$ cat design.v
module b58_cliky
	(
		CLOCK_50,						 
    KEY,
    SW,
    HEX0, HEX1, HEX2, HEX3, HEX4, HEX5, HEX6, HEX7,
		PLOT_X,
		PLOT_Y,
		PLOT_COLOUR,
		PLOT_EN
	);
	input			CLOCK_50;				 
	input   [9:0]   SW;
	input   [3:0]   KEY;
    output 	[6:0]   HEX0, HEX1, HEX2, HEX3, HEX4, HEX5, HEX6, HEX7;
	output	[7:0]	PLOT_X;
	output	[7:0]	PLOT_Y;
	output	[2:0]	PLOT_COLOUR;
	output			PLOT_EN;
   wire resetn;
   assign resetn = SW[0];
	wire [2:0] colour;
	wire [7:0] x;
        wire [7:0] y;
	wire writeEn;
	assign PLOT_X = x;
	assign PLOT_Y = y;
	assign PLOT_COLOUR = colour;
	assign PLOT_EN = writeEn;
   wire [2:0] next_square, curr_square;
   wire [6:0] next_colour;
   wire [2:0] curr_colour;
   wire [3:0] next_mode, curr_mode;
   wire [15:0] score, high_score;
   wire [3:0] lives;
   wire times_up, have_pressed, correct_answer;
   wire [9:0] squares_drawn;
   wire [19:0] current_state, next_state;
   wire [4:0] pressed_key;
   top_clicky top(
   		.clk(CLOCK_50),
   		.resetn(resetn),
   		.restart(SW[9]),
   		.key1(~KEY[3]), .key2(~KEY[2]), .key3(~KEY[1]), .key4(~KEY[0]),
   		.next_square(next_square), 
		.curr_square(curr_square),
   		.next_colour(next_colour), 
   		.curr_colour(curr_colour),
   		.next_mode(next_mode), 
   		.curr_mode(curr_mode),
   		.score(score),
  		.high_score(high_score),
  		.lives(lives),
  		.x(x), 
  		.y(y),  
  		.colour(colour),  
  		.times_up(times_up), 
  		.have_pressed(have_pressed), 
  		.correct_answer(correct_answer),
  		.squares_drawn(squares_drawn),
   		.current_state(current_state), 
   		.next_state(next_state),
   		.pressed_key(pressed_key),
   		.plot(writeEn)  
   		);
      hex_display score_1(
        .IN(score[3:0]),
        .OUT(HEX0)
      );
      hex_display score_2(
        .IN(score[7:4]),
        .OUT(HEX1)
      );
	hex_display high_score_1(
        .IN(high_score[3:0]),
        .OUT(HEX6)
      );
	hex_display high_score_2(
        .IN(high_score[7:4]),
        .OUT(HEX7)
      );
      hex_display lives_count(
        .IN(lives),
        .OUT(HEX4)
      );
	assign HEX5 = 7'b1000111;
	assign HEX3 = 7'b0010010;
	assign HEX2 = 7'b1000110;
endmodule
module hex_display(IN, OUT);
   input [3:0] IN;
	 output reg [6:0] OUT;
	 always @(*)
	 begin
		case(IN[3:0])
			4'b0000: OUT = 7'b1000000;
			4'b0001: OUT = 7'b1111001;
			4'b0010: OUT = 7'b0100100;
			4'b0011: OUT = 7'b0110000;
			4'b0100: OUT = 7'b0011001;
			4'b0101: OUT = 7'b0010010;
			4'b0110: OUT = 7'b0000010;
			4'b0111: OUT = 7'b1111000;
			4'b1000: OUT = 7'b0000000;
			4'b1001: OUT = 7'b0011000;
			4'b1010: OUT = 7'b0001000;
			4'b1011: OUT = 7'b0000011;
			4'b1100: OUT = 7'b1000110;
			4'b1101: OUT = 7'b0100001;
			4'b1110: OUT = 7'b0000110;
			4'b1111: OUT = 7'b0001110;
			default: OUT = 7'b0111111;
		endcase
	end
endmodule
 module top_clicky(
   input clk, resetn, restart,
   input key1, key2, key3, key4,
   output wire [2:0] next_square, curr_square,
   output wire [6:0] next_colour, 
   output wire [2:0] curr_colour,
   output wire [3:0] next_mode,
   output wire [3:0] curr_mode,
   output wire [15:0] score,
   output wire [15:0] high_score,
   output wire [3:0] lives,
   output wire [7:0] x, y,
   output wire [2:0] colour,
   output wire times_up, have_pressed, correct_answer,
   output wire [9:0] squares_drawn,
   output wire [19:0] current_state, next_state,
   output wire [4:0] pressed_key,
   output wire plot
   );
    wire [4:0] ld_w_square;
    wire ld_next_square;
    wire update;
    wire reset, set_answer, drawing_bar;
    clicky_datapath d0(
      .clk(clk),
      .resetn(resetn),
      .start(1'd1),
      .reset(reset),
      .ld_w_square(ld_w_square),
      .ld_next_square(ld_next_square),
      .plot(plot),
      .pressed_key(pressed_key),
      .update(update),
      .set_answer(set_answer),
      .drawing_bar(drawing_bar),
      .times_up(times_up),
      .have_pressed(have_pressed), 
      .correct_answer(correct_answer),
      .squares_drawn(squares_drawn),
      .out_x(x),
      .out_y(y),
      .colour(colour),
      .score(score),
      .high_score(high_score),
      .lives(lives),
      .next_square(next_square),
      .next_colour(next_colour),
      .curr_colour(curr_colour),
      .curr_square(curr_square),
      .next_mode(next_mode),
      .curr_mode(curr_mode)
    );
    clicky_control c0(
      .resetn(resetn),
      .start(1'd1),
      .restart(restart),
      .times_up(times_up),
      .clk(clk),
      .key1(key1), 
      .key2(key2), 
      .key3(key3), 
      .key4(key4),
      .have_pressed(have_pressed), 
      .correct_answer(correct_answer),
      .squares_drawn(squares_drawn),
      .lives(lives), 
      .score(score),
      .ld_w_square(ld_w_square),
      .ld_next_square(ld_next_square),
      .plot(plot),
      .pressed_key(pressed_key),
      .update(update),
      .current_state(current_state), 
      .next_state(next_state),
      .reset(reset),
      .set_answer(set_answer),
      .drawing_bar(drawing_bar)
    );
endmodule
module clicky_control(
    input resetn,
    input start, 
    input restart,
    input times_up,
    input clk,
    input key1, key2, key3, key4,
    input have_pressed, correct_answer,
    input [9:0] squares_drawn,
    input [3:0] lives, 
    input [15:0] score,
    output reg [4:0] ld_w_square,
    output reg ld_next_square,
    output reg plot,
    output reg [4:0] pressed_key,
    output reg update,
    output reg [19:0] current_state, next_state,
    output reg reset,
    output reg set_answer,
    output reg drawing_bar
    );
    localparam
    START		           = 20'd1,
    LOAD_W_SQUARE_1		    =	20'd2,
    DRAW_W_SQUARE_1		    =	20'd3,
    DRAW_W_SQUARE_1_WAIT	    =	20'd4,
    LOAD_W_SQUARE_2		    =	20'd5,
    DRAW_W_SQUARE_2		    =	20'd6,
    DRAW_W_SQUARE_2_WAIT	    =	20'd7,
    LOAD_W_SQUARE_3		    =	20'd8,
    DRAW_W_SQUARE_3		    =	20'd9,
    DRAW_W_SQUARE_3_WAIT	    =	20'd10,
    LOAD_W_SQUARE_4		    =  20'd11,
    DRAW_W_SQUARE_4		    =  20'd12,
    DRAW_W_SQUARE_4_WAIT	    =	20'd13,
    LOAD_NEXT_SQUARE		    =  20'd14,
    DRAW_NEXT_SQUARE		    =	20'd15,
    DRAW_NEXT_SQUARE_WAIT	    =	20'd16,
    LOAD_LEFT_BAR           =    20'd30,
    DRAW_LEFT_BAR           =    20'd31,
    DRAW_LEFT_BAR_WAIT      =    20'd32,
    LOAD_RIGHT_BAR          =    20'd33,
    DRAW_RIGHT_BAR          =    20'd34,
    DRAW_RIGHT_BAR_WAIT     =    20'd35,
    WAIT_ANSWER		    =	20'd17,
    PRESSED_KEY_1_WAIT	    =	20'd19,
    PRESSED_KEY_2_WAIT	    =	20'd21,
    PRESSED_KEY_3_WAIT	    =	20'd23,
    PRESSED_KEY_4_WAIT	    =	20'd25,
    TIMES_UP			    =	20'd26,
    UPDATE_SCORE		    =	20'd27,
    RESTART			   	    =	20'd28,
    RESTART_WAIT	        =   20'd29,
	UPDATE_SCORE_WAIT		=   20'd36;
    always@(*)
    begin: state_table 
            case (current_state)
              START: next_state = start ? LOAD_W_SQUARE_1 : START;
              LOAD_W_SQUARE_1: next_state = DRAW_W_SQUARE_1;
              DRAW_W_SQUARE_1: next_state = (squares_drawn < 10'd256) ? DRAW_W_SQUARE_1 : DRAW_W_SQUARE_1_WAIT;
              DRAW_W_SQUARE_1_WAIT: next_state = LOAD_W_SQUARE_2;
              LOAD_W_SQUARE_2: next_state = DRAW_W_SQUARE_2;
              DRAW_W_SQUARE_2: next_state = (squares_drawn < 10'd256) ? DRAW_W_SQUARE_2 : DRAW_W_SQUARE_2_WAIT;
              DRAW_W_SQUARE_2_WAIT: next_state = LOAD_W_SQUARE_3;
              LOAD_W_SQUARE_3: next_state = DRAW_W_SQUARE_3;
              DRAW_W_SQUARE_3: next_state = (squares_drawn < 10'd256) ? DRAW_W_SQUARE_3 : DRAW_W_SQUARE_3_WAIT;
              DRAW_W_SQUARE_3_WAIT: next_state = LOAD_W_SQUARE_4;
              LOAD_W_SQUARE_4: next_state = DRAW_W_SQUARE_4;
              DRAW_W_SQUARE_4: next_state = (squares_drawn < 10'd256) ? DRAW_W_SQUARE_4 : DRAW_W_SQUARE_4_WAIT;
              DRAW_W_SQUARE_4_WAIT: next_state = LOAD_NEXT_SQUARE;
              LOAD_NEXT_SQUARE: next_state = DRAW_NEXT_SQUARE;
              DRAW_NEXT_SQUARE: next_state = (squares_drawn < 10'd256) ? DRAW_NEXT_SQUARE : DRAW_NEXT_SQUARE_WAIT;
              DRAW_NEXT_SQUARE_WAIT: next_state = LOAD_LEFT_BAR;
              LOAD_LEFT_BAR: next_state = DRAW_LEFT_BAR;
              DRAW_LEFT_BAR: next_state = (squares_drawn < 10'd480) ? DRAW_LEFT_BAR : DRAW_LEFT_BAR_WAIT;
              DRAW_LEFT_BAR_WAIT: next_state = LOAD_RIGHT_BAR;
              LOAD_RIGHT_BAR: next_state = DRAW_RIGHT_BAR;
              DRAW_RIGHT_BAR: next_state = (squares_drawn < 10'd480) ? DRAW_RIGHT_BAR : DRAW_RIGHT_BAR_WAIT;
              DRAW_RIGHT_BAR_WAIT: next_state = WAIT_ANSWER;
              WAIT_ANSWER:
                    begin
		              if (times_up == 1'b1)
                            next_state = TIMES_UP;
                      else if ((key1 == 1'b1) && (have_pressed == 1'b0))
                        	next_state = PRESSED_KEY_1_WAIT;
                      else if ((key2 == 1'b1) && (have_pressed == 1'b0))
                        	next_state = PRESSED_KEY_2_WAIT;
                      else if ((key3 == 1'b1) && (have_pressed == 1'b0))
                        	next_state = PRESSED_KEY_3_WAIT;
                      else if ((key4 == 1'b1) && (have_pressed == 1'b0))
                        	next_state = PRESSED_KEY_4_WAIT;
                      else
                        	next_state = WAIT_ANSWER;	
                    end
		    PRESSED_KEY_1_WAIT:
			begin
				if ((times_up == 1'b0) && (key1 == 1'b0))
					next_state = WAIT_ANSWER;
				else if (times_up == 1'b1)
					next_state = TIMES_UP;
				else
					next_state = PRESSED_KEY_1_WAIT;
			end
            PRESSED_KEY_2_WAIT:
			begin
				if ((times_up == 1'b0) && (key2 == 1'b0))
					next_state = WAIT_ANSWER;
				else if (times_up == 1'b1)
					next_state = TIMES_UP;
				else
					next_state = PRESSED_KEY_2_WAIT;
			end
            PRESSED_KEY_3_WAIT:
			begin
				if ((times_up == 1'b0) && (key3 == 1'b0))
					next_state = WAIT_ANSWER;
				else if (times_up == 1'b1)
					next_state = TIMES_UP;
				else
					next_state = PRESSED_KEY_3_WAIT;
			end
            PRESSED_KEY_4_WAIT:
			begin
				if ((times_up == 1'b0) && (key4 == 1'b0))
					next_state = WAIT_ANSWER;
				else if (times_up == 1'b1)
					next_state = TIMES_UP;
				else
					next_state = PRESSED_KEY_4_WAIT;
			end
                TIMES_UP: next_state = UPDATE_SCORE;
                UPDATE_SCORE: next_state = UPDATE_SCORE_WAIT;
					 UPDATE_SCORE_WAIT: next_state = (lives != 4'd0) ? LOAD_W_SQUARE_1 : RESTART;
                RESTART: next_state = restart ? RESTART_WAIT : RESTART;
                RESTART_WAIT: next_state = restart ? RESTART_WAIT : START;
            default:     next_state = START;
        endcase
    end
    always @(*)
    begin: enable_signals
	    set_answer = 1'b0;
      	reset = 1'b0;
      	ld_w_square = 5'd0;
		ld_next_square = 1'b0;
      	plot = 1'b0;
		pressed_key = 5'd0;
		update = 1'b0;
		drawing_bar = 1'b0;
        case (current_state)
           START:
             	begin
                reset = 1'b1;
                end
           LOAD_W_SQUARE_1: 
                begin
                set_answer = 1'b1;
                ld_w_square = 5'd1;
                end
           LOAD_W_SQUARE_2: 
                begin
                ld_w_square = 5'd2;
                end
           LOAD_W_SQUARE_3: 
                begin
                ld_w_square = 5'd3;
                end
           LOAD_W_SQUARE_4: 
                begin
                ld_w_square = 5'd4;
                end
           LOAD_NEXT_SQUARE: 
                begin
                ld_next_square = 1'b1;
                end
           LOAD_LEFT_BAR:
                begin
                ld_w_square = 5'd5;
                end
           LOAD_RIGHT_BAR:
                begin
                ld_w_square = 5'd6;
                end
           DRAW_W_SQUARE_1:
             	begin
                plot = 1'b1;
                end
           DRAW_W_SQUARE_2:
             	begin
                plot = 1'b1;
                end
           DRAW_W_SQUARE_3:
             	begin
                plot = 1'b1;
                end
           DRAW_W_SQUARE_4:
             	begin
                plot = 1'b1;
                end
           DRAW_NEXT_SQUARE:
             	begin
                plot = 1'b1;
                end
           DRAW_LEFT_BAR:
             	begin
                plot = 1'b1;
                drawing_bar = 1'b1;
                end
           DRAW_RIGHT_BAR:
             	begin
                plot = 1'b1;
                drawing_bar = 1'b1;
                end
           PRESSED_KEY_1_WAIT:
                begin
                pressed_key = 5'd1;
                end
           PRESSED_KEY_2_WAIT:
                begin
                pressed_key = 5'd2;
                end
           PRESSED_KEY_3_WAIT:
                begin
                pressed_key = 5'd3;
                end
           PRESSED_KEY_4_WAIT:
           	    begin
                pressed_key = 5'd4;
                end
           UPDATE_SCORE:
             	begin
                update = 1'b1;
                end
        endcase
    end 
    always@(posedge clk)
    begin: state_FFs
      if(!resetn || !start)
            current_state <= START;
        else
            current_state <= next_state;
    end 
endmodule
module clicky_datapath(
   input clk,
   input resetn,
   input start,
   input reset,
   input [4:0] ld_w_square,
   input ld_next_square,
   input plot,
   input [4:0] pressed_key,
   input update,
   input set_answer,
   input drawing_bar,
   output times_up,
   output reg have_pressed, correct_answer,
   output reg [9:0] squares_drawn,  
   output reg [7:0] out_x, out_y,
   output reg [2:0] colour, 
   output reg [15:0] score,
   output reg [15:0] high_score,
   output reg [3:0] lives,  
   output reg [2:0] next_square,
   output reg [6:0] next_colour,
   output reg [2:0] curr_colour,
   output reg [2:0] curr_square,
   output reg [3:0] next_mode,
   output reg [3:0] curr_mode
    );
    localparam
    w_square_1_x		=	8'd30,
    w_square_1_y		=	8'd52,
    w_square_2_x		=	8'd60,
    w_square_2_y		=	8'd52,
    w_square_3_x		=	8'd90,
    w_square_3_y		=	8'd52,
    w_square_4_x		=	8'd120,
    w_square_4_y		=	8'd52,
    left_bar_x          =   8'd0,
    right_bar_x         =   8'd156,
    bar_y               =   8'd0,
    black			=      3'b000,
    blue			=      3'b001,
    green			=      3'b010,
    cyan			=      3'b011,
    red			    =	   3'b100,
    pink			=      3'b101,
    yellow			=	   3'b110,
    white		    =	   3'b111;
    reg [17:0] max_count;
    reg inc_life, dec_life, inc_speed, dec_speed, inc_score, dec_score;
   rate_divider rate_div(
   			.clk(clk), 
   			.resetn(resetn),
   			.reset(reset), 
   			.max_count(max_count),
   		    .enable(times_up)
   		    );
   reg [7:0] x,y;
   reg [2:0] c;  
   reg [9:0] ct;
   wire [3:0] x_add = ct[3:0];
   wire [3:0] y_add = ct[7:4];
   wire [1:0] x_add_bar = ct[1:0];
   wire [7:0] y_add_bar = ct[9:2];
   always @(posedge clk)
   begin
		if (next_square >= 3'd4)
		    next_square <= 3'd0;
		else
		    next_square <= next_square + 3'd1;
		if (next_colour >= 7'd100)
		    next_colour <= 7'd0;
		else
		    next_colour <= next_colour + 7'd1;
		if (next_mode >= 4'd10)
		    next_mode <= 4'd0;
		else
		    next_mode <= next_mode + 7'd1;
       if (set_answer == 1'b1)
           correct_answer <= 1'b0;
        if (reset == 1'b1)
        begin
        x <= 8'd0;
        y <= 8'd0;
        c <= 3'd0;
        inc_speed <= 0;
        dec_speed <= 0;
        inc_life <= 0;
		  dec_life <= 0;
		  inc_score <= 0;
		  dec_score <= 0;
        have_pressed <= 1'd0;
        lives <= 4'd3;
        score <= 16'd0;
		  max_count <= 18'd18_000;
		  curr_mode <= 0;
        end
        if (update == 1'b1)
        begin
					 if (inc_speed)
    	            max_count <= max_count - (18'd1_000);
                if (dec_speed)
                    max_count <= max_count + (18'd1_000);
                if (inc_score)
					     begin
                    score <= score + 1;
						  if (high_score <= score+1)
								high_score <= score +1;
						  end
                if (dec_score)
                    score <= score - 1;
                if (inc_life)
                    lives <= lives + 1;
                if ((dec_life) & (lives != 0)) 
                    lives <= lives - 1;
					 if ((have_pressed == 1'b0) && ((curr_colour == 3'd0) || (curr_colour == 3'd1)) && (lives != 3'd0))
					     lives <= lives -1;
		    if (curr_mode == 4'd0)      
		    begin
		        if (next_mode == 4'd1)   
		            curr_mode <= 4'd1;
		    end
		    else if (curr_mode == 4'd3)  
		        curr_mode <= 4'd0;
		    else                         
		        curr_mode <= curr_mode + 4'd1;
        end
        if (pressed_key == 5'd1)
            begin
            inc_speed <= 0;
            dec_speed <= 0;
            inc_life <= 0;
            dec_life <= 0;
            inc_score <= 0;
            dec_score <= 0;
            if (curr_mode == 4'd0)
            begin
                if (curr_colour == 3'd4 && curr_square == 3'd1)
                begin
                	inc_speed <= 1'b1;
                end
                else if (curr_colour == 3'd3 && curr_square == 3'd1)
                begin
                        dec_speed <= 1'b1;
                end
                else if (curr_colour == 3'd2 && curr_square == 3'd1)
                begin
                        inc_life <= 1'b1;
                end
                else if (curr_colour == 3'd1)
                begin
                    if (curr_square == 3'd1)
                        inc_score <= 1'b1;
                    else
                        dec_life <= 1'b1;
                end
                else if (curr_colour == 3'd0)
                begin
                    if (curr_square != 3'd1)
                        inc_score <= 1'b1;
                    else
                        dec_life <= 1'b1;
                end
            end
         	else
         	begin
                if (curr_colour == 3'd4 && curr_square == 3'd1)
                begin
                    dec_speed <= 1'b1;
                end
                else if (curr_colour == 3'd3 && curr_square == 3'd1)
                begin
                    inc_speed <= 1'b1;
                end
                else if (curr_colour == 3'd2 && curr_square == 3'd1)
                begin
                     dec_life <= 1'b1;
                end
                else if (curr_colour == 3'd0)
                begin
                    if (curr_square == 3'd1)
                        inc_score <= 1'b1;
                    else
                        dec_life <= 1'b1;
                end
                else if (curr_colour == 3'd1)
                begin
                    if (curr_square != 3'd1)
                        inc_score <= 1'b1;
                    else
                        dec_life <= 1'b1;
                end
         	end    
            have_pressed <= 1'b1;
            end
        if (pressed_key == 5'd2)
            begin
            inc_speed <= 0;
            dec_speed <= 0;
            inc_life <= 0;
            dec_life <= 0;
            inc_score <= 0;
            dec_score <= 0;
            if (curr_mode == 4'd0)
            begin
                if (curr_colour == 3'd4 && curr_square == 3'd2)
                begin
                	inc_speed <= 1'b1;
                end
                else if (curr_colour == 3'd3 && curr_square == 3'd2)
                begin
                        dec_speed <= 1'b1;
                end
                else if (curr_colour == 3'd2 && curr_square == 3'd2)
                begin
                        inc_life <= 1'b1;
                end
                else if (curr_colour == 3'd1)
                begin
                    if (curr_square == 3'd2)
                        inc_score <= 1'b1;
                    else
                        dec_life <= 1'b1;
                end
                else if (curr_colour == 3'd0)
                begin
                    if (curr_square != 3'd2)
                        inc_score <= 1'b1;
                    else
                        dec_life <= 1'b1;
                end
            end
         	else
         	begin
                if (curr_colour == 3'd4 && curr_square == 3'd2)
                begin
                    dec_speed <= 1'b1;
                end
                else if (curr_colour == 3'd3 && curr_square == 3'd2)
                begin
                    inc_speed <= 1'b1;
                end
                else if (curr_colour == 3'd2 && curr_square == 3'd2)
                begin
                     dec_life <= 1'b1;
                end
                else if (curr_colour == 3'd0)
                begin
                    if (curr_square == 3'd2)
                        inc_score <= 1'b1;
                    else
                        dec_life <= 1'b1;
                end
                else if (curr_colour == 3'd1)
                begin
                    if (curr_square != 3'd2)
                        inc_score <= 1'b1;
                    else
                        dec_life <= 1'b1;
                end
         	end    
            have_pressed <= 1'b1;
            end
        if (pressed_key == 5'd3)
            begin
            inc_speed <= 0;
            dec_speed <= 0;
            inc_life <= 0;
            dec_life <= 0;
            inc_score <= 0;
            dec_score <= 0;
            if (curr_mode == 4'd0)
            begin
                if (curr_colour == 3'd4 && curr_square == 3'd3)
                begin
                	inc_speed <= 1'b1;
                end
                else if (curr_colour == 3'd3 && curr_square == 3'd3)
                begin
                        dec_speed <= 1'b1;
                end
                else if (curr_colour == 3'd2 && curr_square == 3'd3)
                begin
                        inc_life <= 1'b1;
                end
                else if (curr_colour == 3'd1)
                begin
                    if (curr_square == 3'd3)
                        inc_score <= 1'b1;
                    else
                        dec_life <= 1'b1;
                end
                else if (curr_colour == 3'd0)
                begin
                    if (curr_square != 3'd3)
                        inc_score <= 1'b1;
                    else
                        dec_life <= 1'b1;
                end
            end
         	else
         	begin
                if (curr_colour == 3'd4 && curr_square == 3'd3)
                begin
                    dec_speed <= 1'b1;
                end
                else if (curr_colour == 3'd3 && curr_square == 3'd3)
                begin
                    inc_speed <= 1'b1;
                end
                else if (curr_colour == 3'd2 && curr_square == 3'd3)
                begin
                     dec_life <= 1'b1;
                end
                else if (curr_colour == 3'd0)
                begin
                    if (curr_square == 3'd3)
                        inc_score <= 1'b1;
                    else
                        dec_life <= 1'b1;
                end
                else if (curr_colour == 3'd1)
                begin
                    if (curr_square != 3'd3)
                        inc_score <= 1'b1;
                    else
                        dec_life <= 1'b1;
                end
         	end    
            have_pressed <= 1'b1;
            end
        if (pressed_key == 5'd4)
            begin
            inc_speed <= 0;
            dec_speed <= 0;
            inc_life <= 0;
            dec_life <= 0;
            inc_score <= 0;
            dec_score <= 0;
            if (curr_mode == 4'd0)
            begin
                if (curr_colour == 3'd4 && curr_square == 3'd4)
                begin
                	inc_speed <= 1'b1;
                end
                else if (curr_colour == 3'd3 && curr_square == 3'd4)
                begin
                        dec_speed <= 1'b1;
                end
                else if (curr_colour == 3'd2 && curr_square == 3'd4)
                begin
                        inc_life <= 1'b1;
                end
                else if (curr_colour == 3'd1)
                begin
                    if (curr_square == 3'd4)
                        inc_score <= 1'b1;
                    else
                        dec_life <= 1'b1;
                end
                else if (curr_colour == 3'd0)
                begin
                    if (curr_square != 3'd4)
                        inc_score <= 1'b1;
                    else
                        dec_life <= 1'b1;
                end
            end
         	else
         	begin
                if (curr_colour == 3'd4 && curr_square == 3'd4)
                begin
                    dec_speed <= 1'b1;
                end
                else if (curr_colour == 3'd3 && curr_square == 3'd4)
                begin
                    inc_speed <= 1'b1;
                end
                else if (curr_colour == 3'd2 && curr_square == 3'd4)
                begin
                     dec_life <= 1'b1;
                end
                else if (curr_colour == 3'd0)
                begin
                    if (curr_square == 3'd4)
                        inc_score <= 1'b1;
                    else
                        dec_life <= 1'b1;
                end
                else if (curr_colour == 3'd1)
                begin
                    if (curr_square != 3'd4)
                        inc_score <= 1'b1;
                    else
                        dec_life <= 1'b1;
                end
         	end    
            have_pressed <= 1'b1;
            end
        if (ld_w_square == 5'd1)
        begin
		      have_pressed <= 1'd0;
            x <= w_square_1_x;
            y <= w_square_1_y;
            c <= white;
				inc_speed <= 0;
            dec_speed <= 0;
            inc_life <= 0;
            dec_life <= 0;
            inc_score <= 0;
            dec_score <= 0;
        end
        else if (ld_w_square == 5'd2)
        begin
            x <= w_square_2_x;
            y <= w_square_2_y;
            c <= white;
        end
        else if (ld_w_square == 5'd3)
        begin
            x <= w_square_3_x;
            y <= w_square_3_y;
            c <= white;
        end
        else if (ld_w_square == 5'd4)
        begin
            x <= w_square_4_x;
            y <= w_square_4_y;
            c <= white;
        end
        else if (ld_w_square == 5'd5)
        begin
            x <= left_bar_x;
            y <= bar_y;
            if (curr_mode == 4'd0)
                c <= black;
            else
                c <= red;
        end
        else if (ld_w_square == 5'd6)
        begin
            x <= right_bar_x;
            y <= bar_y;
            if (curr_mode == 4'd0)
                c <= black;
            else
                c <= red;
        end
       if (ld_next_square == 1'b1)
       begin
	    if (score%5 == 4)
	    begin
	        max_count <= max_count - (18'd1_000);
	    end
	    if (next_colour >= 7'd0 && next_colour <= 7'd44)
	    begin
	            c <= red;
                curr_colour <= 3'd1;
        end
	    else if (next_colour >= 7'd45 && next_colour <= 7'd89)
	    begin
	            c <= yellow;
                curr_colour <= 3'd0;
        end
	    else if (next_colour >= 7'd90 && next_colour <= 7'd94)
	    begin
	            c <= green;
                curr_colour <= 3'd2;
        end
	    else if (next_colour >= 7'd95 && next_colour <= 7'd97)
	    begin
                c <= pink;
                curr_colour <= 3'd4;
        end
	    else if (next_colour >= 7'd98 && next_colour <= 7'd100)
	    begin
		        c <= cyan;
                curr_colour <= 3'd3;
        end
            if (next_square == 3'd1)
            begin
            	x <= w_square_1_x;
            	y <= w_square_1_y;
              	curr_square <= 3'd1;
            end
            else if (next_square == 3'd2)
            begin
            	x <= w_square_2_x;
            	y <= w_square_2_y;
                curr_square <= 3'd2;
            end
            else if (next_square == 3'd3)
            begin
            	x <= w_square_3_x;
            	y <= w_square_3_y;
                curr_square <= 3'd3;
            end
            else if (next_square == 3'd4)
            begin
            	x <= w_square_4_x;
            	y <= w_square_4_y;
                curr_square <= 3'd4;
            end
        end
        if (plot == 1'b0)
            ct <= 0;
        else if (ct == 10'd1023)
            begin
            ct <= 0;
            end
        else if (plot == 1'b1)
            ct <= ct + 1'b1;
        else
            ct <= ct;
        if (plot == 1'b0) 
        begin
            out_x <= 8'b0000_0000;
            out_y <= 8'b0000_0000;
            colour <= 3'b000;
            squares_drawn <= 10'd0;
        end
        else
        begin
            if (drawing_bar == 1'b1)
            begin
                out_x <= x + x_add_bar;
                out_y <= y + y_add_bar;
                colour <= c;
            end
            else
            begin
                out_x <= x + x_add;
                out_y <= y + y_add;
                colour <= c;
            end
            squares_drawn <= squares_drawn + 10'd1;
        end
        if (!resetn)
        begin
            lives <= 4'd3;
            score <= 16'd0;
            have_pressed <= 1'b0;
            correct_answer <= 1'b0;
            next_square <= 3'd1;
            next_colour <= 7'd0;
            squares_drawn <= 10'd0;
            max_count <= 18'd18_000;
            high_score <= 16'd0;
            inc_life <= 0;
            dec_life <= 0;
            inc_speed <= 0;
            dec_speed <= 0;
            inc_score <= 0;
            dec_score <= 0;
            curr_mode <= 0;
            next_mode <= 0;
            curr_colour <= 3'd0;
            curr_square <= 3'd0;
            x <= 8'd0;
            y <= 8'd0;
            c <= 3'd0;
            ct <= 10'd0;
            out_x <= 8'd0;
            out_y <= 8'd0;
            colour <= 3'd0;
        end
    end
endmodule
module rate_divider(
  	input clk,
  	input resetn,
	input reset,
  	input [17:0] max_count, 
  	output reg enable
    );
  	reg [17:0] ct;
    always @(posedge clk)
    begin
		  if (!resetn)
		  begin
		      ct <= 18'd0;
				enable <= 1'b0;
		  end
		  else if (reset)
		  begin
		      ct <= max_count - 1;
				enable <= 1'b0;
		  end
        else if (ct > 0)
        begin
            ct <= ct - 18'd1;
      		enable <= 1'b0;
        end
        else
        begin
            ct <= max_count;
          	enable <= 1'b1;
        end
    end
endmodule
$ cat run.sh
#!/bin/bash
# the make line also repeats each setting of config.mk as NAME=value (left out here)
make -C /OpenROAD-flow-scripts/flow DESIGN_CONFIG=/design/flow/config.mk WORK_HOME=/design/flow/orfs CLKGATE_MAP_FILE= finish
$ cat config.mk
export PLATFORM = sky130hd
export DESIGN_NAME = b58_cliky
export DESIGN_NICKNAME = b58_cliky
export VERILOG_FILES = /design/flow/design.v
export SDC_FILE = /design/flow/constraint.sdc
export NUM_CORES = 4
export LEC_CHECK = 0
export CAP_MARGIN = 5
export CORE_MARGIN = 2
export CORE_UTILIZATION = 72
export CTS_CLUSTER_DIAMETER = 135
export CTS_CLUSTER_SIZE = 38
export SETUP_SLACK_MARGIN = 2.45
export SLEW_MARGIN = 10
export TNS_END_PERCENT = 80
$ cat constraint.sdc
create_clock -name core_clock -period 8.46 [get_ports {CLOCK_50}]
set_input_delay 1.6920 -clock core_clock [delete_from_list [all_inputs] [get_ports {CLOCK_50}]]
set_output_delay 1.6920 -clock core_clock [all_outputs]
set_load 0.01 [all_outputs]
==> notes.md, run 1 <==
Implementation numbers.

- The run stopped with a tool error.
- The stage at which the flow ended reads global routing.
- Of the total synthesized cell area, the portion taken by AND, OR, NAND and NOR gates is 0.268.
- The number of standard-cell rows in the floorplan reads 59.
- The count of buffers added on input and output ports is 61.
- The synthesis report lists the most area-consuming cells as sky130_fd_sc_hd__dfxtp_1 (23%), sky130_fd_sc_hd__nor2_1 (6.1%), sky130_fd_sc_hd__ha_1 (5.7%).
- The maximum buffer depth of the clock tree reads 3.
- The distinct cell type count after synthesis is 116.
- The area fraction in full adders, half adders and majority gates is 0.0619.
- The most used flip-flop cell after synthesis is sky130_fd_sc_hd__dfxtp_1.
- Warnings reported by Yosys during synthesis add up to 4.
- The dominant kind of combinational cell reads AND-OR/OR-AND gates.
- The root buffer cell is sky130_fd_sc_hd__clkbuf_16.
- The average cell area after synthesis is 7.24 sq um.
- The number of synthesized flops with an enable pin reads 0.
- The combined area of all synthesized cells reads 19000 sq um.
- The TritonCTS buffer count is 9.
- The yosys synthesis chip area is 19000 sq um.
- The width of the die is 166 microns.
- The sequential cell area fraction in the yosys report reads 0.229.
- After synthesis the netlist holds a flip-flop and latch count of 217.
- The area fraction in compound gates is 0.282.
- The area fraction of the dominant cell type after synthesis reads 0.229.
- Per the placement report, the placed cell count is 3214.
- The share of cell area taken by muxes after synthesis reads 0.0376.
- The number of buffers added to fix hold violations after cts is 0.
- The standard cell core area is 26000 sq um.
- The post-synthesis instance total is 2625.
- The vertical die size reads 166 microns.
- The cell with the most instances after synthesis reads sky130_fd_sc_hd__nor2_1.
- The initial core utilization reads 0.731.
- The half-perimeter wire length of the detailed placement result is 45100 microns.
- Of the total synthesized cell area, the portion taken by XOR and XNOR cells is 0.0576.
- The number of levels the H-tree was split into is 1.
- The worst slack at placement reads -2.30 ns.
- The post-synthesis async set-or-reset flop share is 0.
- The yosys cell count is 2625.
- Per the gpl log, the routability congestion estimate is 1.03.
- The I/O pin count reads 91.
- Ranked by instance count, the synthesized netlist is headed by sky130_fd_sc_hd__nor2_1 (308), sky130_fd_sc_hd__nand2_1 (247), sky130_fd_sc_hd__dfxtp_1 (217), sky130_fd_sc_hd__a21oi_1 (200), sky130_fd_sc_hd__o21ai_0 (159).
- The leading area contributor after synthesis reads sky130_fd_sc_hd__dfxtp_1.
- The die covers 27700 sq um.
- CTS saw 217 sinks.
## repair_timing
action / 4_1_cts
pin swaps: 33
setup endpoints to repair: 22
buffers inserted: 35
cloned: 4
gates resized: 146
## metrics by stage
stage | power, mW | instance area [sq um]
CTS | 2.19 | 23500
detailed placement | 1.68 | 22100
global placement | 1.65 | 22100
floorplan | 1.53 | 19300
==> inputs of run 2 (changes only) <==
ABC_AREA = 0   (was default)
CAP_MARGIN = 25   (was 5)
CELL_PAD_IN_SITES_DETAIL_PLACEMENT = 1   (was default)
CELL_PAD_IN_SITES_GLOBAL_PLACEMENT = 1   (was default)
CORE_UTILIZATION = 24   (was 72)
CTS_CLUSTER_DIAMETER = default   (was 135)
CTS_CLUSTER_SIZE = default   (was 38)
GPL_ROUTABILITY_DRIVEN = 0   (was default)
GPL_TIMING_DRIVEN = 1   (was default)
HOLD_SLACK_MARGIN = 0.15   (was default)
MAX_ROUTING_LAYER = met4   (was default)
MIN_ROUTING_LAYER = met2   (was default)
PLACE_DENSITY_LB_ADDON = 0.26   (was default)
SETUP_SLACK_MARGIN = default   (was 2.45)
SLEW_MARGIN = 0   (was 10)
TNS_END_PERCENT = 5   (was 80)
clock period = 13.1 ns   (was 8.46 ns; I/O delays follow)
==> run 2 against run 1 <==
The run now finishes clean. Synthesized area unchanged. Die area rose to 2.9 times the previous value. Synthesized cell count unchanged.
==> notes.md, run 2 <==
From the run reports.

- Status: no timing/DRC/antenna violations (was stopped before the end).
- The worst hold path cell count reads 1.
- The met1 capacity usage during global routing is 0.
- The type of destination of the critical path is a flop.
- The worst min-delay path endpoint reads top.d0.squares_drawn[0]$_SDFF_PN0_.
- The TritonCTS buffer count is 27 (was 9).
- The smallest clock period supported by the final layout is computed as 12.28 ns.
- The maximum number of pins on one net before global-route repair reads 46.
- The setup violation total in the final timing report reads 0.
- For the pin with the worst max-slew slack, the measured transition is 1.04 ns.
- The net load switching power reads 640 uW.
- The cell with the largest stage delay on the worst path reads sky130_fd_sc_hd__or4_4.
- The CTS tree is built.
- The total combinational power reads 352 uW.
- The I/O pin count reads 91 (unchanged).
- The number of levels the H-tree was split into is 1 (unchanged).
- The final hold violation count is 0.
- The routed wire length per instance reads 18.6 microns.
- The final timing summary puts the cycle share of the worst path at 0.937.
- The distinct cell type count after synthesis reads 116 (unchanged).
- The final layout reports a setup TNS of 0 ns.
- The timing report gives the clock slew at the launch and capture registers of the worst setup and hold paths as 0.06 ns.
- The die area came to 81400 sq um (was 27700 sq um).
- The first global-routing pass estimated 112000 microns of wire.
- The root buffer cell is sky130_fd_sc_hd__clkbuf_16 (unchanged).
- The overall overflow remaining after global route reads 0.
- The standard cell core area reads 78600 sq um (was 26000 sq um).
- The average cell area after synthesis is 7.24 sq um (unchanged).
- The power share of the sequential group reads 0.390.
- The post-synthesis async set-or-reset flop share is 0 (unchanged).
- The worst hold-check path type is reg2reg.
- For this run, the slowest stage of the critical path takes 0.56 ns.
- STA lists the startpoint of the worst hold path as top.d0.squares_drawn[0]$_SDFF_PN0_.
- Top cells by count: sky130_fd_sc_hd__nor2_1 (308), sky130_fd_sc_hd__nand2_1 (247), sky130_fd_sc_hd__dfxtp_1 (217), sky130_fd_sc_hd__a21oi_1 (200), sky130_fd_sc_hd__o21ai_0 (159) (unchanged).
- The number of synthesized flops with an enable pin reads 0 (unchanged).
- Setup repair after global routing left no endpoint under its margin.
- The number of buffers added for setup after CTS reads 0 (was 35).
- Across all register-to-register paths, the minimum setup slack is 0.82 ns.
- Once detail routing completed, the nets flagged for antenna violations numbered 0.
- The number of antenna violations at the first check in global routing reads 0.
- The half-perimeter wire length of the detailed placement result reads 50700 microns (was 45100 microns).
- The total power divided by cell area is 87.1 nW/um^2.
- The first-pass detailed-route iteration total reads 8.
- The global-route met3 utilization is 0.351.
- The post-synthesis instance total reads 2625 (unchanged).
- The cell with the most instances after synthesis reads sky130_fd_sc_hd__nor2_1 (unchanged).
- The count of pins over their slew limit is 0.
- The leading area contributor after synthesis is sky130_fd_sc_hd__dfxtp_1 (unchanged).
- The kind of cell adding the most delay to the critical path reads simple AND/OR/NAND/NOR gates.
- The overall via count from detail_route is 27620.
- The width of the die reads 285 microns (was 166 microns).
- The DRC violation count after routing is 0.
- The vertical die size was 285 microns (was 166 microns).
- The relative area change from synthesis to final layout is 16.6%.
- The share of total power consumed by net switching is 0.332.
- The dominant cell type by count on the critical path is sky130_fd_sc_hd__buf_4.
- The yosys synthesis chip area reads 19000 sq um (unchanged).
- The critical-path maximum fanout is 11.
- The via count normalized by instance count reads 7.33.
- The xor-xnor portion of the synthesized cell area reads 0.0576 (unchanged).
- The sequential cell area fraction in the yosys report is 0.229 (unchanged).
- The area fraction in compound gates reads 0.282 (unchanged).
- The number of global-route vias before repair is 30957.
- The internal cell power reads 1.29 mW.
- The number of stages on the worst setup path is 45.
- Looking at the reg2reg group, the worst path ends at top.d0.max_count[6]$_SDFF_PN1_.
- The initial core utilization came to 0.242 (was 0.731).
- The combined area of all synthesized cells came to 19000 sq um (unchanged).
- The most used routing layer reads met3.
- The share of power burned in the clock network is 0.428.
- The maximum buffer depth of the clock tree came to 3 (unchanged).
- The combinational power share reads 0.182.
- Tracing the worst setup path back leads to its startpoint at top.d0.score[1]$_SDFF_PN0_.
- The capturing instance or port of the critical path is top.d0.max_count[6]$_SDFF_PN1_.
- The tightest slew margin relative to the limit is 0.302.
- The data arrival at the endpoint of the critical path reads 12.71 ns.
- Per the post-run analysis, buffers plus inverters along the critical path come to 10.
- The number of nets at the end of the flow reads 2797.
- The clock sink count came to 217 (unchanged).
- The number of warnings in the stage logs is 72.
- The area fraction in full adders, half adders and majority gates reads 0.0619 (unchanged).
- The count of buffers from port buffering is 61 (unchanged).
- The power consumed by the clock network is 827 uW.
- Of all power groups, the one with the highest power is the clock network.
- The dominant kind of combinational cell is AND-OR/OR-AND gates (unchanged).
- The logic depth of the worst register-to-register path is 45.
- Cells taking the most area after synthesis: sky130_fd_sc_hd__dfxtp_1 (23%), sky130_fd_sc_hd__nor2_1 (6.1%), sky130_fd_sc_hd__ha_1 (5.7%) (unchanged).
- For met2 alone, demand over resource in global routing was 0.305.
- The share of cell area taken by muxes after synthesis reads 0.0376 (unchanged).
- The post-synthesis register bit count reads 217 (unchanged).
- The sequential power reported by the tool is 752 uW.
- Total power for the finished layout comes to 1.93 mW.
- The number of maximum-capacitance violations recorded for the run is 0.
- The worst vdd rail ir drop is 107 uV.
- The startpoint class of the critical path reads a flop.
- The total wire length after detailed routing is 70000 microns.
- The post-synthesis simple-gate area fraction is 0.268 (unchanged).
- The leakage power is 8.49 nW.
- Final hold analysis gives a worst-case slack of 0.450 ns.
- The overall global routing resource usage reads 0.262.
- The initial DRC count reads 4279.
- The clock latency of the later-clocked register in the worst-skew pair reads 0.61 ns.
- The most used flip-flop cell after synthesis is sky130_fd_sc_hd__dfxtp_1 (unchanged).
- The number of standard-cell rows in the floorplan is 103 (was 59).
- The yosys cell count is 2625 (unchanged).
- STA puts the critical path data required time at 13.54 ns.
- The synthesis warning total reads 4 (unchanged).
- The area fraction of the dominant cell type after synthesis reads 0.229 (unchanged).
- Timing would allow up to 0.0815 GHz.
- The setup clock skew after layout is 0.0365 ns.
- For the worst reg-to-reg path, the startpoint reported by OpenROAD is top.d0.score[1]$_SDFF_PN0_.
- The startpoint-to-endpoint class of the critical path is reg2reg.
==> run 2: cell type report <==
type	count	area, sq um
Clock inverter	14	204
Sequential cell	217	4340
Timing Repair Buffer	189	1580
Antenna cell	2	5.00
Multi-Input combinational cell	2144	13500
Fill cell	9619	56500
Clock buffer	35	746
Inverter	115	432
Tap cell	1050	1310
==> run 2: through the flow <==
step                      worst slack, ns  utilization  cells  instance area, sq um
after floorplan                      2.30            -   2644                 19100
final                               0.824        0.282   3766                 22200
after global placement               1.16        0.269   3713                 21200
after global routing               0.0982        0.282   3764                 22100
after CTS                           0.911        0.281   3762                 22100
after detailed placement            0.933        0.269   3713                 21200
==> run 2: timing repair <==
item | 4_1_cts | 5_1_grt
hold buffers | 0 | 0
setup endpoints to repair | 0 | 18
resized | 0 | 7
==> run 2: per-layer routing <==
metal / part of all wire / vias up / routed length [microns]
met5: 0 / - / 0
met4: 0.055 / 0 / 3860
met3: 0.43 / 584 / 29900
met2: 0.52 / 7839 / 36200
met1: 0 / 9601 / 0
li1: - / 9596 / -
==> inputs of run 3 (changes only) <==
ABC_AREA = 1   (was 0)
CAP_MARGIN = 20   (was 25)
CELL_PAD_IN_SITES_DETAIL_PLACEMENT = default   (was 1)
CELL_PAD_IN_SITES_GLOBAL_PLACEMENT = default   (was 1)
CORE_UTILIZATION = 69   (was 24)
CTS_CLUSTER_DIAMETER = 54   (was default)
GPL_ROUTABILITY_DRIVEN = default   (was 0)
GPL_TIMING_DRIVEN = default   (was 1)
HOLD_SLACK_MARGIN = default   (was 0.15)
MAX_ROUTING_LAYER = default   (was met4)
MIN_ROUTING_LAYER = default   (was met2)
PLACE_DENSITY_LB_ADDON = 0.29   (was 0.26)
SETUP_SLACK_MARGIN = 1.21   (was default)
SLEW_MARGIN = 20   (was 0)
TNS_END_PERCENT = default   (was 5)
clock period = 10.6 ns   (was 13.1 ns; I/O delays follow)
==> run 3 against run 2 <==
The layout now fails its checks (setup timing). Power is 16% higher. Sequential power is about 20% higher. Design area is 3.7% higher. Flip-flop count stayed put. Synthesized area is 1.7% lower. Critical path depth is 30 higher. Hold slack worse by 0.0015 ns. Die area is 65% lower. Sequential share of layout area is 0.66 points lower. Largest cell class unchanged. Highest routed layer is now met5.
==> notes.md, run 3 <==
From the run reports.

- Status: finished with violations (was no timing/DRC/antenna violations).
- In this run the layout check failures are setup timing.
- The cell with the most instances after synthesis is sky130_fd_sc_hd__nand2_1 (was sky130_fd_sc_hd__nor2_1).
- The number of levels the H-tree was split into reads 1 (unchanged).
- The capturing instance or port of the critical path is top.d0.max_count[15]$_SDFF_PN0_ (was top.d0.max_count[6]$_SDFF_PN1_).
- The via count normalized by instance count is 6.60 (was 7.33).
- The number of nets with antenna violations after routing reads 0 (unchanged).
- The critical path startpoint is top.d0.score[15]$_SDFF_PN0_ (was top.d0.score[1]$_SDFF_PN0_).
- The number of fillers in the final layout came to 1521 (was 9619).
- The required arrival time at the worst endpoint reads 11.07 ns (was 13.54 ns).
- The critical-path maximum fanout reads 14 (was 11).
- The net load switching power is 737 uW (was 640 uW).
- The register area came to 4350 sq um (was 4340 sq um).
- The worst slack at placement is -0.171 ns (was 0.933 ns).
- The xor-xnor portion of the synthesized cell area is 0.0338 (was 0.0576).
- The maximum buffer depth of the clock tree is 3 (unchanged).
- The met2 wire length is 31100 microns (was 36200 microns).
- The worst min-delay path endpoint reads top.d0.colour[2]$_SDFF_PN0_ (was top.d0.squares_drawn[0]$_SDFF_PN0_).
- The width of the die is 169 microns (was 285 microns).
- The post-synthesis simple-gate area fraction reads 0.404 (was 0.268).
- The startpoint-to-endpoint class of the critical path is reg2reg (unchanged).
- The half-perimeter wire length of the detailed placement result reads 39500 microns (was 50700 microns).
- The area fraction in full adders, half adders and majority gates is 0.0598 (was 0.0619).
- The internal cell power is 1.50 mW (was 1.29 mW).
- The post-synthesis register bit count is 217 (unchanged).
- The CTS clock-pin slew for the worst setup and hold paths is 0.08 ns (was 0.06 ns).
- The distinct cell type count after synthesis was 69 (was 116).
- The number of cells in the design after placement is 3446 (was 3713).
- Top cells by count: sky130_fd_sc_hd__nand2_1 (735), sky130_fd_sc_hd__nor2_1 (405), sky130_fd_sc_hd__inv_1 (387), sky130_fd_sc_hd__nand3_1 (221), sky130_fd_sc_hd__dfxtp_1 (217) (was sky130_fd_sc_hd__nor2_1 (308), sky130_fd_sc_hd__nand2_1 (247), sky130_fd_sc_hd__dfxtp_1 (217), sky130_fd_sc_hd__a21oi_1 (200), sky130_fd_sc_hd__o21ai_0 (159)).
- The die area is 28400 sq um (was 81400 sq um).
- The worst vdd rail ir drop was 166 uV (was 107 uV).
- The clock latency of the later-clocked register in the worst-skew pair reads 0.53 ns (was 0.61 ns).
- The logic depth of the worst register-to-register path is 75 (was 45).
- The final design instance area without fill is 23000 sq um (was 22200 sq um).
- The first-pass GRT wire length is 91100 microns (was 112000 microns).
- The uppermost layer routed was met5 (was met4).
- The number of synthesized flops with an enable pin reads 0 (unchanged).
- The root buffer cell is sky130_fd_sc_hd__clkbuf_16 (unchanged).
- The count of pins over their slew limit reads 0 (unchanged).
- The total power divided by cell area reads 97.6 nW/um^2 (was 87.1 nW/um^2).
- The count of buffers from port buffering reads 61 (unchanged).
- The total combinational power is 480 uW (was 352 uW).
- The power consumed by the clock network reads 856 uW (was 827 uW).
- The initial core utilization came to 0.697 (was 0.242).
- The combinational gate area reads 13600 sq um (was 13500 sq um).
- The yosys synthesis chip area came to 18700 sq um (was 19000 sq um).
- The fmax is 0.0778 GHz (was 0.0815 GHz).
- The combinational power share came to 0.214 (was 0.182).
- The leading area contributor after synthesis is sky130_fd_sc_hd__dfxtp_1 (unchanged).
- The setup clock skew after layout is 0.0295 ns (was 0.0365 ns).
- The flop-to-flop setup slack was -2.26 ns (was 0.82 ns).
- The first-pass detailed-route iteration total is 15 (was 8).
- The final estimated routing congestion in global placement is 0.981.
- The tightest slew margin relative to the limit is 0.0917 (was 0.302).
- Unrepaired setup endpoints after global routing: true (was false).
- The share of total power consumed by net switching reads 0.329 (was 0.332).
- The origin of the worst min-delay path reads top.d0.c[2]$_SDFF_PN0_ (was top.d0.squares_drawn[0]$_SDFF_PN0_).
- The number of global-route vias before repair is 19767 (was 30957).
- The number of nets at the end of the flow is 3345 (was 2797).
- The startpoint class of the critical path reads a flop (unchanged).
- The relative area change from synthesis to final layout is 23.0% (was 16.6%).
- The dominant cell type by count on the critical path reads sky130_fd_sc_hd__nand2_1 (was sky130_fd_sc_hd__buf_4).
- The final cycle utilization of the critical path is 1.21 (was 0.937).
- The sequential logic power reads 906 uW (was 752 uW).
- The data arrival at the endpoint of the critical path is 13.33 ns (was 12.71 ns).
- The top contributor to total power reads sequential cells (was the clock network).
- The type of destination of the critical path reads a flop (unchanged).
- The share of power burned in the clock network is 0.382 (was 0.428).
- The dominant kind of combinational cell reads simple AND/OR/NAND/NOR gates (was AND-OR/OR-AND gates).
- The overall via count from detail_route reads 23830 (was 27620).
- The post-layout minimum cycle time reads 12.86 ns (was 12.28 ns).
- The area fraction in compound gates is 0.155 (was 0.282).
- The power share of the sequential group is 0.404 (was 0.390).
- The sequential cell area fraction in the yosys report reads 0.233 (was 0.229).
- The capturing point of the worst reg2reg path reads top.d0.max_count[15]$_SDFF_PN0_ (was top.d0.max_count[6]$_SDFF_PN1_).
- The number of antenna violations at the first check in global routing reads 11 (was 0).
- The final hold violation count is 0 (unchanged).
- The least setup slack across all paths after layout reads -2.26 ns (was 0.824 ns).
- The overall overflow remaining after global route reads 0 (unchanged).
- The initial DRC count reads 4922 (was 4279).
- The vertical die size is 169 microns (was 285 microns).
- The CTS tree is built (unchanged).
- The share of cell area taken by muxes after synthesis reads 0 (was 0.0376).
- The number of stages on the worst setup path reads 75 (was 45).
- The largest stage delay on the critical path reads 1.05 ns (was 0.56 ns).
- The post-synthesis async set-or-reset flop share came to 0 (unchanged).
- The average cell area after synthesis reads 6.12 sq um (was 7.24 sq um).
- The worst hold path cell count is 2 (was 1).
- The measured slew at the worst slew-check pin reads 1.35 ns (was 1.04 ns).
- The number of warnings in the stage logs is 76 (was 72).
- The instance area after placement came to 20100 sq um (was 21200 sq um).
- The cell with the largest stage delay on the worst path reads sky130_fd_sc_hd__o21ai_0 (was sky130_fd_sc_hd__or4_4).
- The synthesis warning total is 4 (unchanged).
- The overall global routing resource usage reads 0.377 (was 0.262).
- The leakage power reads 11.5 nW (was 8.49 nW).
- The most used flip-flop cell after synthesis reads sky130_fd_sc_hd__dfxtp_1 (unchanged).
- The length of routed met3 wiring is 10100 microns (was 29900 microns).
- The DRC violation count after routing reads 0 (unchanged).
- The standard cell core area came to 26800 sq um (was 78600 sq um).
- The worst hold-check path type reads reg2reg (unchanged).
- The clock sink count reads 217 (unchanged).
- The wire length the detailed router placed on met1 is 25000 microns (was 0 microns).
- The kind of cell adding the most delay to the critical path was simple AND/OR/NAND/NOR gates (unchanged).
- Cells taking the most area after synthesis: sky130_fd_sc_hd__dfxtp_1 (23%), sky130_fd_sc_hd__nand2_1 (15%), sky130_fd_sc_hd__nor2_1 (8.1%) (was sky130_fd_sc_hd__dfxtp_1 (23%), sky130_fd_sc_hd__nor2_1 (6.1%), sky130_fd_sc_hd__ha_1 (5.7%)).
- The number of standard cells in the final layout excluding fillers is 3608 (was 3766).
- The maximum number of pins on one net before global-route repair reads 57 (was 46).
- The I/O pin count is 91 (unchanged).
- The buffers plus inverters on the worst setup path is 14 (was 10).
- The yosys cell count reads 3054 (was 2625).
- The TritonCTS buffer count is 23 (was 27).
- The area fraction of the dominant cell type after synthesis was 0.233 (was 0.229).
- The number of standard-cell rows in the floorplan reads 60 (was 103).
- The setup violation total in the final timing report is 18 (was 0).
- The startpoint of the worst-slack reg-to-reg timing path reads top.d0.score[15]$_SDFF_PN0_ (was top.d0.score[1]$_SDFF_PN0_).
- The count of max-cap constraint violations is 0 (unchanged).
- The combined area of all synthesized cells reads 18700 sq um (was 19000 sq um).
- The total wire length after detailed routing is 73700 microns (was 70000 microns).
- The routed wire length per instance reads 20.4 microns (was 18.6 microns).
- The post-synthesis instance total reads 3054 (was 2625).
## run 3: layout make-up
| class | count | share of cell area |
|---|---|---|
| Timing Repair Buffer | 226 | 0.0898 |
| Clock buffer | 32 | 0.0278 |
| Multi-Input combinational cell | 2338 | 0.594 |
| Clock inverter | 10 | 0.00610 |
| Antenna cell | 8 | 0.000872 |
| Inverter | 436 | 0.0729 |
| Sequential cell | 217 | 0.190 |
| Tap cell | 341 | 0.0186 |
## run 3: per-stage QoR
stage / TNS, ns / util / hold WS [ns] / total power, mW
CTS: 0 / 0.812 / 0.454 / 2.20
floorplan: 0 / - / 0.408 / 1.24
detailed placement: -2.56 / 0.751 / 0.439 / 1.37
finish: -39.97 / 0.857 / 0.448 / 2.24
global placement: 0 / 0.751 / 0.428 / 1.35
global route: -62.03 / 0.856 / 0.477 / 2.31
## run 3: layer usage
metal,vias to the layer above,track usage
met3,877,0.0568
li1,10410,-
met5,-,0
met2,2129,0.662
met4,10,0.144
met1,10404,0.468
## run 3: repair_timing
action / in CTS / in global routing
pin swaps: 77 / 115
setup endpoints to repair: 18 / 18
cloned: 5 / 3
setup buffers: 52 / 52
resized: 80 / 186
hold buffers: 0 / 0
==> inputs of run 4 (changes only) <==
ABC_AREA = default   (was 1)
CAP_MARGIN = 25   (was 20)
CELL_PAD_IN_SITES_DETAIL_PLACEMENT = 1   (was default)
CORE_ASPECT_RATIO = 1.72   (was default)
CORE_MARGIN = 3   (was 2)
CORE_UTILIZATION = 66   (was 69)
CTS_CLUSTER_DIAMETER = 297   (was 54)
CTS_CLUSTER_SIZE = 24   (was default)
GPL_ROUTABILITY_DRIVEN = 0   (was default)
HOLD_SLACK_MARGIN = 0.14   (was default)
MAX_ROUTING_LAYER = met5   (was default)
MIN_ROUTING_LAYER = met2   (was default)
PLACE_DENSITY = 0.6   (was default)
PLACE_DENSITY_LB_ADDON = default   (was 0.29)
SETUP_SLACK_MARGIN = default   (was 1.21)
SLEW_MARGIN = 15   (was 20)
TNS_END_PERCENT = 85   (was default)
clock period = 16.0 ns   (was 10.6 ns; I/O delays follow)
==> run 4 against run 3 <==
The flow now stops in detailed placement. Synthesized area grew 1.7%. Die area up 8.9%. Synthesized cell count decreased by 14%.
==> notes.md, run 4 <==
Implementation numbers.

- Status: stopped before the end (was finished with violations).
- The stage at which the flow ended is detailed placement.
- The tool reported: "[ERROR DPL-0033] detailed placement checks failed during check placement".
- The average cell area after synthesis is 7.24 sq um (was 6.12 sq um).
- The number of standard-cell rows in the floorplan is 80 (was 60).
- The cell with the most instances after synthesis is sky130_fd_sc_hd__nor2_1 (was sky130_fd_sc_hd__nand2_1).
- Top cells by count: sky130_fd_sc_hd__nor2_1 (308), sky130_fd_sc_hd__nand2_1 (247), sky130_fd_sc_hd__dfxtp_1 (217), sky130_fd_sc_hd__a21oi_1 (200), sky130_fd_sc_hd__o21ai_0 (159) (was sky130_fd_sc_hd__nand2_1 (735), sky130_fd_sc_hd__nor2_1 (405), sky130_fd_sc_hd__inv_1 (387), sky130_fd_sc_hd__nand3_1 (221), sky130_fd_sc_hd__dfxtp_1 (217)).
- The area fraction in compound gates reads 0.282 (was 0.155).
- The post-synthesis instance total was 2625 (was 3054).
- The sequential cell area fraction in the yosys report is 0.229 (was 0.233).
- The most used flip-flop cell after synthesis reads sky130_fd_sc_hd__dfxtp_1 (unchanged).
- The post-synthesis register bit count is 217 (unchanged).
- The width of the die reads 135 microns (was 169 microns).
- The dominant kind of combinational cell is AND-OR/OR-AND gates (was simple AND/OR/NAND/NOR gates).
- The count of buffers from port buffering reads 61 (unchanged).
- The area fraction in full adders, half adders and majority gates reads 0.0619 (was 0.0598).
- The xor-xnor portion of the synthesized cell area reads 0.0576 (was 0.0338).
- The combined area of all synthesized cells is 19000 sq um (was 18700 sq um).
- The post-synthesis simple-gate area fraction reads 0.268 (was 0.404).
- The leading area contributor after synthesis is sky130_fd_sc_hd__dfxtp_1 (unchanged).
- The post-synthesis async set-or-reset flop share is 0 (unchanged).
- The share of cell area taken by muxes after synthesis is 0.0376 (was 0).
- Cells taking the most area after synthesis: sky130_fd_sc_hd__dfxtp_1 (23%), sky130_fd_sc_hd__nor2_1 (6.1%), sky130_fd_sc_hd__ha_1 (5.7%) (was sky130_fd_sc_hd__dfxtp_1 (23%), sky130_fd_sc_hd__nand2_1 (15%), sky130_fd_sc_hd__nor2_1 (8.1%)).
- The initial core utilization was 0.678 (was 0.697).
- The standard cell core area reads 28000 sq um (was 26800 sq um).
- The synthesis warning total reads 4 (unchanged).
- The number of synthesized flops with an enable pin is 0 (unchanged).
- The yosys synthesis chip area is 19000 sq um (was 18700 sq um).
- The area fraction of the dominant cell type after synthesis reads 0.229 (was 0.233).
- The die area was 30900 sq um (was 28400 sq um).
- The vertical die size reads 228 microns (was 169 microns).
- The yosys cell count is 2625 (was 3054).
- The distinct cell type count after synthesis is 116 (was 69).
- The I/O pin count is 91 (unchanged).
-- run 4: metrics by stage --
step | hold WS (ns) | instance area [sq um] | power (mW) | worst slack [ns] | std cells
floorplan | 0.418 | 19100 | 0.811 | 5.20 | 2644
global placement | 0.430 | 19500 | 0.879 | 1.96 | 2929
==> inputs of run 5 (changes only) <==
CAP_MARGIN = 0   (was 25)
CELL_PAD_IN_SITES_DETAIL_PLACEMENT = default   (was 1)
CORE_ASPECT_RATIO = default   (was 1.72)
CORE_MARGIN = 2   (was 3)
CORE_UTILIZATION = 72   (was 66)
CTS_CLUSTER_DIAMETER = 54   (was 297)
CTS_CLUSTER_SIZE = default   (was 24)
GPL_ROUTABILITY_DRIVEN = default   (was 0)
HOLD_SLACK_MARGIN = -0.09   (was 0.14)
MAX_ROUTING_LAYER = default   (was met5)
MIN_ROUTING_LAYER = default   (was met2)
PLACE_DENSITY = 0.35   (was 0.6)
SETUP_SLACK_MARGIN = -0.88   (was default)
SLEW_MARGIN = 20   (was 15)
TNS_END_PERCENT = default   (was 85)
clock period = 9.3 ns   (was 16.0 ns; I/O delays follow)
==> run 5 against run 4 <==
Now fails the layout checks on setup timing. Die area shrank 10%. Synthesized cell count is the same. Synthesized area is the same.
==> notes.md, run 5 <==
From the run reports.

- The DRC violation count after routing reads 0.
- The uppermost layer routed reads met4.
- The xor-xnor portion of the synthesized cell area reads 0.0576 (unchanged).
- The CTS tree reads built.
- The most used flip-flop cell after synthesis reads sky130_fd_sc_hd__dfxtp_1 (unchanged).
- The power share of the sequential group is 0.427.
- Internal power comes to 1.66 mW.
- The final hold violation count is 0.
- The capturing point of the worst reg2reg path reads top.d0.max_count[9]$_SDFF_PN1_.
- Overall power consumption after layout is estimated at 2.48 mW.
- Checking max transition, the worst relative margin is 0.260.
- The number of standard cells in the final layout excluding fillers reads 3302.
- The final layout contains 3054 nets.
- The distinct cell type count after synthesis was 116 (unchanged).
- The met2 wire length is 32600 microns.
- The measured slew at the worst slew-check pin is 1.10 ns.
- The post-synthesis async set-or-reset flop share came to 0 (unchanged).
- The leading area contributor after synthesis is sky130_fd_sc_hd__dfxtp_1 (unchanged).
- The startpoint of the worst-slack reg-to-reg timing path reads top.d0.score[13]$_SDFF_PN0_.
- The kind of cell adding the most delay to the critical path reads simple AND/OR/NAND/NOR gates.
- The net load switching power reads 820 uW.
- The filler cells instantiated in the layout total 1144.
- The share of cell area taken by muxes after synthesis is 0.0376 (unchanged).
- The cell with the largest stage delay on the worst path is sky130_fd_sc_hd__a2111oi_1.
- The worst hold path cell count is 1.
- The count of pins over their slew limit is 0.
- The number of stages on the worst setup path is 49.
- The path class of the tightest hold or removal check is reg2reg.
- The critical-path maximum fanout reads 16.
- The number of warnings reported in the stage logs is 76.
- The relative area change from synthesis to final layout is 24.8%.
- The setup clock skew after layout is 0.0109 ns.
- The dominant cell type by count on the critical path reads sky130_fd_sc_hd__buf_4.
- The maximum buffer depth of the clock tree is 3.
- The number of levels the H-tree was split into is 1.
- The largest stage delay on the critical path is 0.64 ns.
- The length of routed met3 wiring is 8350 microns.
- The post-synthesis instance total came to 2625 (unchanged).
- The worst vdd rail ir drop is 206 uV.
- The cell with the most instances after synthesis reads sky130_fd_sc_hd__nor2_1 (unchanged).
- The worst min-delay path endpoint reads top.d0.y[4]$_SDFF_PN0_.
- The number of synthesized flops with an enable pin was 0 (unchanged).
- Status: finished with violations (was stopped before the end).
- The area fraction in compound gates was 0.282 (unchanged).
- The first-pass detailed-route iteration total reads 10.
- The total power divided by cell area is 105 nW/um^2.
- The logic depth of the worst register-to-register path is 49.
- The type of destination of the critical path is a flop.
- The yosys cell count reads 2625 (unchanged).
- The number of nets with antenna violations after routing reads 0.
- The combinational power share is 0.205.
- The post-synthesis register bit count reads 217 (unchanged).
- The count of buffers from port buffering was 61 (unchanged).
- The register area is 4350 sq um.
- The detailed router placed 23831 vias in this run.
- The least setup slack across all paths after layout is -1.63 ns.
- The combinational gate area is 14200 sq um.
- The post-layout minimum cycle time is 10.93 ns.
- Setup repair after global routing could not meet its margin everywhere.
- The final cycle utilization of the critical path is 1.18.
- The TritonCTS buffer count is 22.
- The final estimated routing congestion in global placement is 0.981.
- The number of global-route vias before repair was 21767.
- The routed wire length per instance is 21.8 microns.
- Per report_power, the Clock row totals 912 uW.
- Setup violations remaining at the end of the flow were counted as 18.
- The data required time reported for the critical path is 9.75 ns.
- The fmax reads 0.0915 GHz.
- The first-pass GRT wire length reads 105000 microns.
- The width of the die is 166 microns (was 135 microns).
- The startpoint class of the critical path reads a flop.
- The standard cell core area reads 26000 sq um (was 28000 sq um).
- The total combinational power reads 507 uW.
- In the per-layer breakdown of the detailed-route log, met1 shows 24800 microns.
- The startpoint-to-endpoint class of the critical path is reg2reg.
- The overall overflow remaining after global route reads 0.
- The flop-to-flop setup slack reads -1.63 ns.
- The via count normalized by instance count is 7.22.
- The initial core utilization reads 0.731 (was 0.678).
- For this block, the routed nets add up to 71900 microns of wire.
- The I/O pin count came to 91 (unchanged).
- The data arrival at the endpoint of the critical path reads 11.38 ns.
- The share of total power consumed by net switching reads 0.331.
- The dominant kind of combinational cell is AND-OR/OR-AND gates (unchanged).
- The diode insertion count for antenna repair is 0.
- The clock reaches the later pin of the worst-skew pair after 0.52 ns.
- The number of standard-cell rows in the floorplan is 59 (was 80).
- The sequential logic power reads 1.06 mW.
- The area fraction of the dominant cell type after synthesis is 0.229 (unchanged).
- The leakage power reads 9.84 nW.
- The run did not pass the layout checks because of setup timing.
- Total global-route track usage over all layers is 0.445.
- The synthesis warning total was 4 (unchanged).
- The critical path startpoint is top.d0.score[13]$_SDFF_PN0_.
- The die area was 27700 sq um (was 30900 sq um).
- The combined area of all synthesized cells is 19000 sq um (unchanged).
- The vertical die size was 166 microns (was 228 microns).
- The buffers plus inverters on the worst setup path is 9.
- The top contributor to total power is sequential cells.
- The root buffer cell is sky130_fd_sc_hd__clkbuf_16.
- The number of antenna violations at the first check in global routing reads 0.
- The CTS clock-pin slew for the worst setup and hold paths is 0.07 ns.
- The area fraction in full adders, half adders and majority gates came to 0.0619 (unchanged).
- The sequential cell area fraction in the yosys report is 0.229 (unchanged).
- The share of power burned in the clock network reads 0.368.
- Top cells by count: sky130_fd_sc_hd__nor2_1 (308), sky130_fd_sc_hd__nand2_1 (247), sky130_fd_sc_hd__dfxtp_1 (217), sky130_fd_sc_hd__a21oi_1 (200), sky130_fd_sc_hd__o21ai_0 (159) (unchanged).
- Cells taking the most area after synthesis: sky130_fd_sc_hd__dfxtp_1 (23%), sky130_fd_sc_hd__nor2_1 (6.1%), sky130_fd_sc_hd__ha_1 (5.7%) (unchanged).
- The count of max-cap constraint violations reads 0.
- The capturing instance or port of the critical path is top.d0.max_count[9]$_SDFF_PN1_.
- The initial DRC count reads 4254.
- The average cell area after synthesis was 7.24 sq um (unchanged).
- The clock net in this run drives a total of 217 sinks.
- For the worst min-delay path, the startpoint reported by OpenROAD is top.d0.y[4]$_SDFF_PN0_.
- The maximum number of pins on one net before global-route repair is 52.
- The post-synthesis simple-gate area fraction is 0.268 (unchanged).
- The number of cells in the design after placement is 3229.
- The half-perimeter wire length of the detailed placement result is 44400 microns.
- The yosys synthesis chip area is 19000 sq um (unchanged).
run 5: per-stage QoR:
step	setup WS, ns	utilization	TNS [ns]	hold WS, ns	area, sq um
final	-1.63	0.912	-27.77	0.479	23700
after global routing	-2.01	0.912	-34.83	0.506	23700
after CTS	-0.998	0.892	-16.26	0.469	23200
after detailed placement	-1.64	0.853	-27.71	0.448	22200
after global placement	-1.36	0.853	-22.99	0.430	22200
after floorplan	-0.880	-	-14.08	0.418	19200
run 5: cell type report:
| cell class | instances | area share |
|---|---|---|
| flip-flops and latches | 217 | 0.183 |
| clock inverters | 6 | 0.00253 |
| clock buffers | 34 | 0.0281 |
| inverters | 115 | 0.0182 |
| repair buffers | 451 | 0.150 |
| well taps | 335 | 0.0177 |
| multi-input cells | 2144 | 0.600 |
run 5: repair_timing:
item / 4_1_cts / 5_1_grt
gates resized: 52 / 73
pin swaps: 19 / 59
buffers inserted: 7 / 39
hold buffers: 0 / 0
endpoints found under the setup margin: 18 / 18
run 5: per-layer routing:
layer  up-vias  track usage
met1     10696        0.525
met2      2183        0.768
met3       762       0.0613
met5         -            0
met4         0        0.272
li1      10190            -
Power and IR drop assume default switching activity.
